// cpu15
module cpu15(CLK, RESET_N, IO65_IN, IO64_OUT, PROM_ADDR, PROM_DATA, HALT);
Size: ~2400 cells after synthesis, ~21000 um^2 of cells after synthesis.
Settings: LEC_CHECK=0, CAP_MARGIN=30, CELL_PAD_IN_SITES_DETAIL_PLACEMENT=2, CORE_MARGIN=2, CORE_UTILIZATION=70, CTS_CLUSTER_SIZE=68, GPL_ROUTABILITY_DRIVEN=0, MAX_ROUTING_LAYER=met4, MIN_ROUTING_LAYER=met2, PLACE_DENSITY_LB_ADDON=0.08, SLEW_MARGIN=20, TNS_END_PERCENT=95; clock period 3.25 ns.
run.sh (not shown) runs the stock make flow with config.mk's settings and CLKGATE_MAP_FILE=.
The first run never finished: it broke off in detailed placement with DPL-0033.
Next try:
Settings changed: CAP_MARGIN 30 to 20, CELL_PAD_IN_SITES_DETAIL_PLACEMENT 2 to unset, CTS_CLUSTER_SIZE 68 to unset, GPL_ROUTABILITY_DRIVEN 0 to unset, MAX_ROUTING_LAYER met4 to unset, MIN_ROUTING_LAYER met2 to unset, PLACE_DENSITY_LB_ADDON 0.08 to unset, TNS_END_PERCENT 95 to unset.
Clock period 3.25 ns to 2.5 ns, I/O delays scaled along.
Effect:
- The changed run reached the layout checks and failed them: setup timing
- area after synthesis stays the same
- synthesized cell count does not change
- die area does not change

---

cpu15 again, from the RTL that the note above started with.
==> flow/config.mk <==
export PLATFORM = sky130hd
export DESIGN_NAME = cpu15
export DESIGN_NICKNAME = cpu15
export VERILOG_FILES = /design/flow/design.v
export SDC_FILE = /design/flow/constraint.sdc
export NUM_CORES = 4
export LEC_CHECK = 0
export CAP_MARGIN = 10
export CELL_PAD_IN_SITES_DETAIL_PLACEMENT = 0
export CORE_ASPECT_RATIO = 1.05
export CORE_MARGIN = 2
export CORE_UTILIZATION = 72
export CTS_CLUSTER_DIAMETER = 266
export GPL_ROUTABILITY_DRIVEN = 1
export GPL_TIMING_DRIVEN = 1
export SETUP_SLACK_MARGIN = 0.01
export SLEW_MARGIN = 40
export TNS_END_PERCENT = 100
==> flow/constraint.sdc <==
create_clock -name core_clock -period 2.55 [get_ports {CLK}]
set_input_delay 0.5100 -clock core_clock [delete_from_list [all_inputs] [get_ports {CLK}]]
set_output_delay 0.5100 -clock core_clock [all_outputs]
set_load 0.01 [all_outputs]
The baseline finished with setup timing left.
Next try:
--- a/flow/config.mk
+++ b/flow/config.mk
@@ -7,11 +7,13 @@
 export LEC_CHECK = 0
 export CAP_MARGIN = 10
-export CELL_PAD_IN_SITES_DETAIL_PLACEMENT = 0
-export CORE_ASPECT_RATIO = 1.05
+export CELL_PAD_IN_SITES_DETAIL_PLACEMENT = 2
+export CORE_ASPECT_RATIO = 0.55
 export CORE_MARGIN = 2
-export CORE_UTILIZATION = 72
+export CORE_UTILIZATION = 43
 export CTS_CLUSTER_DIAMETER = 266
 export GPL_ROUTABILITY_DRIVEN = 1
 export GPL_TIMING_DRIVEN = 1
+export HOLD_SLACK_MARGIN = 0.15
+export PLACE_DENSITY_LB_ADDON = 0.15
 export SETUP_SLACK_MARGIN = 0.01
 export SLEW_MARGIN = 40
==> flow/constraint.sdc (replaced) <==
create_clock -name core_clock -period 4.01 [get_ports {CLK}]
set_input_delay 0.8020 -clock core_clock [delete_from_list [all_inputs] [get_ports {CLK}]]
set_output_delay 0.8020 -clock core_clock [all_outputs]
set_load 0.01 [all_outputs]
Result: Now the flow went through all stages and came out clean; global-route usage fell by 9.3 points; utilization is lower by 36 points; wire length grows by a quarter to a third; hold slack is better by 0.074 ns; worst setup slack improves by 0.71 ns.
Next try:
==> flow/config.mk (replaced) <==
export PLATFORM = sky130hd
export DESIGN_NAME = cpu15
export DESIGN_NICKNAME = cpu15
export VERILOG_FILES = /design/flow/design.v
export SDC_FILE = /design/flow/constraint.sdc
export NUM_CORES = 4
export LEC_CHECK = 0
export CAP_MARGIN = 20
export CORE_MARGIN = 2
export CORE_UTILIZATION = 40
export SLEW_MARGIN = 40
==> flow/constraint.sdc (replaced) <==
create_clock -name core_clock -period 10.0 [get_ports {CLK}]
set_input_delay 2.0000 -clock core_clock [delete_from_list [all_inputs] [get_ports {CLK}]]
set_output_delay 2.0000 -clock core_clock [all_outputs]
set_load 0.01 [all_outputs]
What happened:
- The new run passed the timing, design-rule and antenna checks
- setup slack gains 5.9 ns
- synthesized cell count stays the same
- critical path depth falls by 9
- design area decreases by about 0.32%
- total power is lower by about 60%
- cell count grows by 0.45%
- area after synthesis is unchanged
- combinational power fell by about 60%
- die area increases by 7.2%
- sequential power goes down by 60%
- via count goes down by about 10%
Next try:
--- a/flow/config.mk
+++ b/flow/config.mk
@@ -6,6 +6,8 @@
 export NUM_CORES = 4
 export LEC_CHECK = 0
+export ABC_AREA = 1
 export CAP_MARGIN = 20
 export CORE_MARGIN = 2
-export CORE_UTILIZATION = 40
-export SLEW_MARGIN = 40
+export CORE_UTILIZATION = 72
+export PLACE_DENSITY_LB_ADDON = 0.21
+export SLEW_MARGIN = 20
==> flow/constraint.sdc (replaced) <==
create_clock -name core_clock -period 2.17 [get_ports {CLK}]
set_input_delay 0.4340 -clock core_clock [delete_from_list [all_inputs] [get_ports {CLK}]]
set_output_delay 0.4340 -clock core_clock [all_outputs]
set_load 0.01 [all_outputs]
Outcome: This time the run stopped in global routing (ODB-0269); die area came out lower by 48%; synthesized area came out lower by 7.1%; synthesized cell count stays flat.
Next try:
==> flow/config.mk (replaced) <==
export PLATFORM = sky130hd
export DESIGN_NAME = cpu15
export DESIGN_NICKNAME = cpu15
export VERILOG_FILES = /design/flow/design.v
export SDC_FILE = /design/flow/constraint.sdc
export NUM_CORES = 4
export LEC_CHECK = 0
export CAP_MARGIN = 20
export CORE_MARGIN = 2
export CORE_UTILIZATION = 40
export SLEW_MARGIN = 40
==> flow/constraint.sdc (replaced) <==
create_clock -name core_clock -period 3.64 [get_ports {CLK}]
set_input_delay 0.7280 -clock core_clock [delete_from_list [all_inputs] [get_ports {CLK}]]
set_output_delay 0.7280 -clock core_clock [all_outputs]
set_load 0.01 [all_outputs]
Result: With this change the flow finished clean; die size went up by well over a third; area after synthesis went up by a little under a tenth; synthesized cell count is about the same.

---

## lane 1
Starting RTL as in the previous note.
Settings: LEC_CHECK=0, CAP_MARGIN=20, CORE_ASPECT_RATIO=0.9, CORE_MARGIN=2, CORE_UTILIZATION=72, PLACE_DENSITY_LB_ADDON=0.21, SETUP_SLACK_MARGIN=1.76, SLEW_MARGIN=40; clock period 6.31 ns.
Lane 1 finished all stages; the layout is clean.
diff inputs: lane 1 => lane 2
==> flow/config.mk <==
export PLATFORM = sky130hd
export DESIGN_NAME = cpu15
export DESIGN_NICKNAME = cpu15
export VERILOG_FILES = /design/flow/design.v
export SDC_FILE = /design/flow/constraint.sdc
export NUM_CORES = 4
export LEC_CHECK = 0
export CAP_MARGIN = 20
export CORE_MARGIN = 2
export CORE_UTILIZATION = 72
export PLACE_DENSITY = 0.65
export SETUP_SLACK_MARGIN = 0.39
export SLEW_MARGIN = 20
==> flow/constraint.sdc <==
create_clock -name core_clock -period 2.5 [get_ports {CLK}]
set_input_delay 0.5000 -clock core_clock [delete_from_list [all_inputs] [get_ports {CLK}]]
set_output_delay 0.5000 -clock core_clock [all_outputs]
set_load 0.01 [all_outputs]
Results
Lane 2: aborted in 5_1_grt (tool error)
Against lane 1, lane 2 comes in about 5.4% higher on cell area reported after detailed placement.
[compare] base=lane 1 new=lane 2: floorplan core density rose by 0.21 points, area after synthesis stayed essentially flat, flop and latch count out of synthesis stayed essentially flat.
Compared lane 2 vs lane 1, and standard-cell row count is up in lane 2.
From lane 1 to lane 2, synthesized cell count did not move at all.
NOTE number of CTS-inserted buffers lane 1->lane 2 increased by a few percent
Cmp lane 1 and lane 2 / die extent in y / lower: lane 1
Compared with lane 1, lane 2 shows HPWL reported at the end of detailed placement higher by 5900 microns.
Between lane 2 and lane 1, the core area does not differ in any meaningful way.
For chip area, lane 2 and lane 1 come out practically identical.
For lane 3, these inputs were changed with respect to lane 2:
-- flow/config.mk --
<<< lane 2, line 9
export CORE_MARGIN = 2
export CORE_UTILIZATION = 72
export PLACE_DENSITY = 0.65
export SETUP_SLACK_MARGIN = 0.39
export SLEW_MARGIN = 20
>>> lane 3, line 9
export CORE_MARGIN = 2
export CORE_UTILIZATION = 52
export SLEW_MARGIN = 40
==> flow/constraint.sdc <==
create_clock -name core_clock -period 3.64 [get_ports {CLK}]
set_input_delay 0.7280 -clock core_clock [delete_from_list [all_inputs] [get_ports {CLK}]]
set_output_delay 0.7280 -clock core_clock [all_outputs]
set_load 0.01 [all_outputs]
Notes after the runs:
As of lane 3, area of the core had risen by more than a quarter compared to lane 2.
For number of standard-cell rows in the floorplan, dividing the value from lane 3 by the value from lane 2 gives 1.18.
Cell area after synthesis came out exactly the same in lane 3 and lane 2.
Lane 3 vs lane 2 — number of placed cells counting well taps rose 1.9%.
Total of cells resized after clock tree synthesis down 149 in lane 3 wrt lane 2
Lane 3 and lane 2 ended up with nearly the same average cell area after synthesis.
Lane 3 has completed all stages; timing, DRC and antenna checks passed.

---

cpu15 again, from the RTL that the note above started with.
make LEC_CHECK=0 CAP_MARGIN=20 CORE_MARGIN=2 CORE_UTILIZATION=72 CTS_CLUSTER_DIAMETER=91 PLACE_DENSITY=0.4 SLEW_MARGIN=40 finish   # period 6.64 ns
Then changed:
CORE_UTILIZATION = 66   (was 72)
CTS_CLUSTER_DIAMETER = default   (was 91)
PLACE_DENSITY = default   (was 0.4)
clock period = 13.1 ns   (was 6.64 ns; I/O delays follow)
=> The changed run completed with no timing, DRC or antenna violations. Clock-buffer cell count went down by 3. First-iteration DRC count went down by 14%. Global-route usage went down by 4.4 points. Utilization went down by 7.2 points. Worst hold slack got worse by 0.0048 ns. Final area stays flat. Via count went down by 3.7%. Non-clock buffer count went down by 4. Critical path depth went down by 4. Synthesized cell count is unchanged. Wire length went down by 3.3%.
Then changed:
CORE_UTILIZATION = 70   (was 66)
PLACE_DENSITY = 0.35   (was default)
SETUP_SLACK_MARGIN = 0.74   (was default)
SLEW_MARGIN = 20   (was 40)
clock period = 2.5 ns   (was 13.1 ns; I/O delays follow)
Now the flow ended with an error in global routing (5_1_grt) with GRT-0232.
Die area drops by 5.6%.
Area after synthesis is unchanged.
Synthesized cell count is unchanged.
Then changed:
CORE_UTILIZATION = 40   (was 70)
PLACE_DENSITY = default   (was 0.35)
SETUP_SLACK_MARGIN = default   (was 0.74)
SLEW_MARGIN = 40   (was 20)
clock period = 2.35 ns   (was 2.5 ns; I/O delays follow)
This time the run reached the layout checks and failed them: setup timing.
Die size increases by 73%.
Synthesized cell count stays the same.
Area after synthesis does not change.

---

== red ==
cpu15 again, from the RTL that the note above started with.
==> flow/config.mk <==
export PLATFORM = sky130hd
export DESIGN_NAME = cpu15
export DESIGN_NICKNAME = cpu15
export VERILOG_FILES = /design/flow/design.v
export SDC_FILE = /design/flow/constraint.sdc
export NUM_CORES = 4
export LEC_CHECK = 0
export CAP_MARGIN = 10
export CELL_PAD_IN_SITES_DETAIL_PLACEMENT = 0
export CORE_ASPECT_RATIO = 0.55
export CORE_MARGIN = 2
export CORE_UTILIZATION = 66
export CTS_CLUSTER_DIAMETER = 266
export GPL_ROUTABILITY_DRIVEN = 1
export GPL_TIMING_DRIVEN = 1
export SETUP_SLACK_MARGIN = 0.01
export SLEW_MARGIN = 40
export TNS_END_PERCENT = 100
==> flow/constraint.sdc <==
create_clock -name core_clock -period 3.07 [get_ports {CLK}]
set_input_delay 0.6140 -clock core_clock [delete_from_list [all_inputs] [get_ports {CLK}]]
set_output_delay 0.6140 -clock core_clock [all_outputs]
set_load 0.01 [all_outputs]
The inputs of blue differ from those of red as listed below.
# red
export LEC_CHECK = 0
export CAP_MARGIN = 10
export CELL_PAD_IN_SITES_DETAIL_PLACEMENT = 0
export CORE_ASPECT_RATIO = 0.55
export CORE_MARGIN = 2
export CORE_UTILIZATION = 66
export CTS_CLUSTER_DIAMETER = 266
export GPL_ROUTABILITY_DRIVEN = 1
export GPL_TIMING_DRIVEN = 1
export SETUP_SLACK_MARGIN = 0.01
export SLEW_MARGIN = 40
export TNS_END_PERCENT = 100
create_clock -name core_clock -period 3.07 [get_ports {CLK}]
# blue
export LEC_CHECK = 0
export CAP_MARGIN = 20
export CORE_MARGIN = 2
export CORE_UTILIZATION = 31
export CTS_CLUSTER_SIZE = 19
export MIN_ROUTING_LAYER = met2
export SLEW_MARGIN = 40
create_clock -name core_clock -period 4.64 [get_ports {CLK}]
Findings:
- When blue is set beside red, its data-path buffer share of cell area in the final layout turns out to be 1.5 points smaller.
- Cmp red and blue / wire length of the first global-routing pass / higher: blue
- Number of cells in the yosys synthesis report: red vs blue identical
- Fmax shrinks by a little under 10% when moving from red to blue.
- In blue, non-clock buffer count is lower than in red.
- blue was carried through to the last stage, and its layout satisfied the timing, design-rule and antenna checks.
- Minimum clock period came out higher on blue than on red.
- Against red as the reference, blue delivers a lower utilization of the core after routing.
- When blue is set beside red, its met1 usage in global routing turns out to be 65 points smaller.
- Vias: blue more than red
Here is what was changed in the inputs of green compared with blue.
# blue
export LEC_CHECK = 0
export CAP_MARGIN = 20
export CORE_MARGIN = 2
export CORE_UTILIZATION = 31
export CTS_CLUSTER_SIZE = 19
export MIN_ROUTING_LAYER = met2
export SLEW_MARGIN = 40
create_clock -name core_clock -period 4.64 [get_ports {CLK}]
# green
export LEC_CHECK = 0
export CAP_MARGIN = 20
export CORE_MARGIN = 2
export CORE_UTILIZATION = 68
export CTS_CLUSTER_SIZE = 37
export SETUP_SLACK_MARGIN = 1.1
export SLEW_MARGIN = 20
create_clock -name core_clock -period 6.86 [get_ports {CLK}]
Share of final layout cell area taken by clock buffers and inverters (green over blue): decrease, 0.87 points
Total congestion overflow came out exactly the same in blue and green.
green vs blue, top power group: registers vs the clock network
Design area delta for green relative to blue: 1100 um2 lower
Combinational share of cell area came out higher on green than on blue.
Per the comparison of green with blue, reported combinational group power has decreased, internal cell power has decreased, synthesized area has remained practically unchanged.
green ended up with C7.REG_IN[13]$_DFFE_PP_ as its worst setup path endpoint; blue ended up with C7.REG_IN[15]$_DFFE_PP_.
green vs blue — tap cell count dropped 477.
--- input diff green..orange ---
# green
export LEC_CHECK = 0
export CAP_MARGIN = 20
export CORE_MARGIN = 2
export CORE_UTILIZATION = 68
export CTS_CLUSTER_SIZE = 37
export SETUP_SLACK_MARGIN = 1.1
export SLEW_MARGIN = 20
create_clock -name core_clock -period 6.86 [get_ports {CLK}]
# orange
export LEC_CHECK = 0
export CAP_MARGIN = 20
export CORE_MARGIN = 2
export CORE_UTILIZATION = 72
export CTS_CLUSTER_SIZE = 14
export PLACE_DENSITY_LB_ADDON = 0.28
export SETUP_SLACK_MARGIN = 0.32
export SLEW_MARGIN = 20
create_clock -name core_clock -period 2.68 [get_ports {CLK}]
==> results <==
Relative to green, the final cell area reported for orange is higher.
Total of clock buffers placed in the layout in orange vs green: up about 18%
Of green and orange, the run reporting the higher critical path depth was green.
Edits applied to the flow inputs when going from orange to purple:
# orange
export LEC_CHECK = 0
export CAP_MARGIN = 20
export CORE_MARGIN = 2
export CORE_UTILIZATION = 72
export CTS_CLUSTER_SIZE = 14
export PLACE_DENSITY_LB_ADDON = 0.28
export SETUP_SLACK_MARGIN = 0.32
export SLEW_MARGIN = 20
create_clock -name core_clock -period 2.68 [get_ports {CLK}]
# purple
export LEC_CHECK = 0
export ABC_AREA = 1
export CAP_MARGIN = 20
export CORE_MARGIN = 2
export CORE_UTILIZATION = 72
export CTS_CLUSTER_DIAMETER = 91
export PLACE_DENSITY_LB_ADDON = 0.06
export SLEW_MARGIN = 40
create_clock -name core_clock -period 6.29 [get_ports {CLK}]
[summary]
Against orange, number of global-route vias before repair in purple fell by more than 10%. Row area added between synthesis and finish: purple lower / orange higher. Of purple and orange, the lower relative contribution of the clock network to total power belongs to orange. Total nets after synthesis across purple and orange: no real change. Across both runs, final RePlAce weighted congestion was lower for purple than for orange. Looking at top routing layer in use, the met4 result is from orange; the met5 one comes from purple. Changes observed in purple relative to orange: slew at the pin closest to its max-slew limit fell 0.13 ns; wire length of the first global-routing pass fell 15%; area occupied by multi-input gates fell 23%; switching power fell 63%.
Power is estimated from default activity; no workload was simulated.
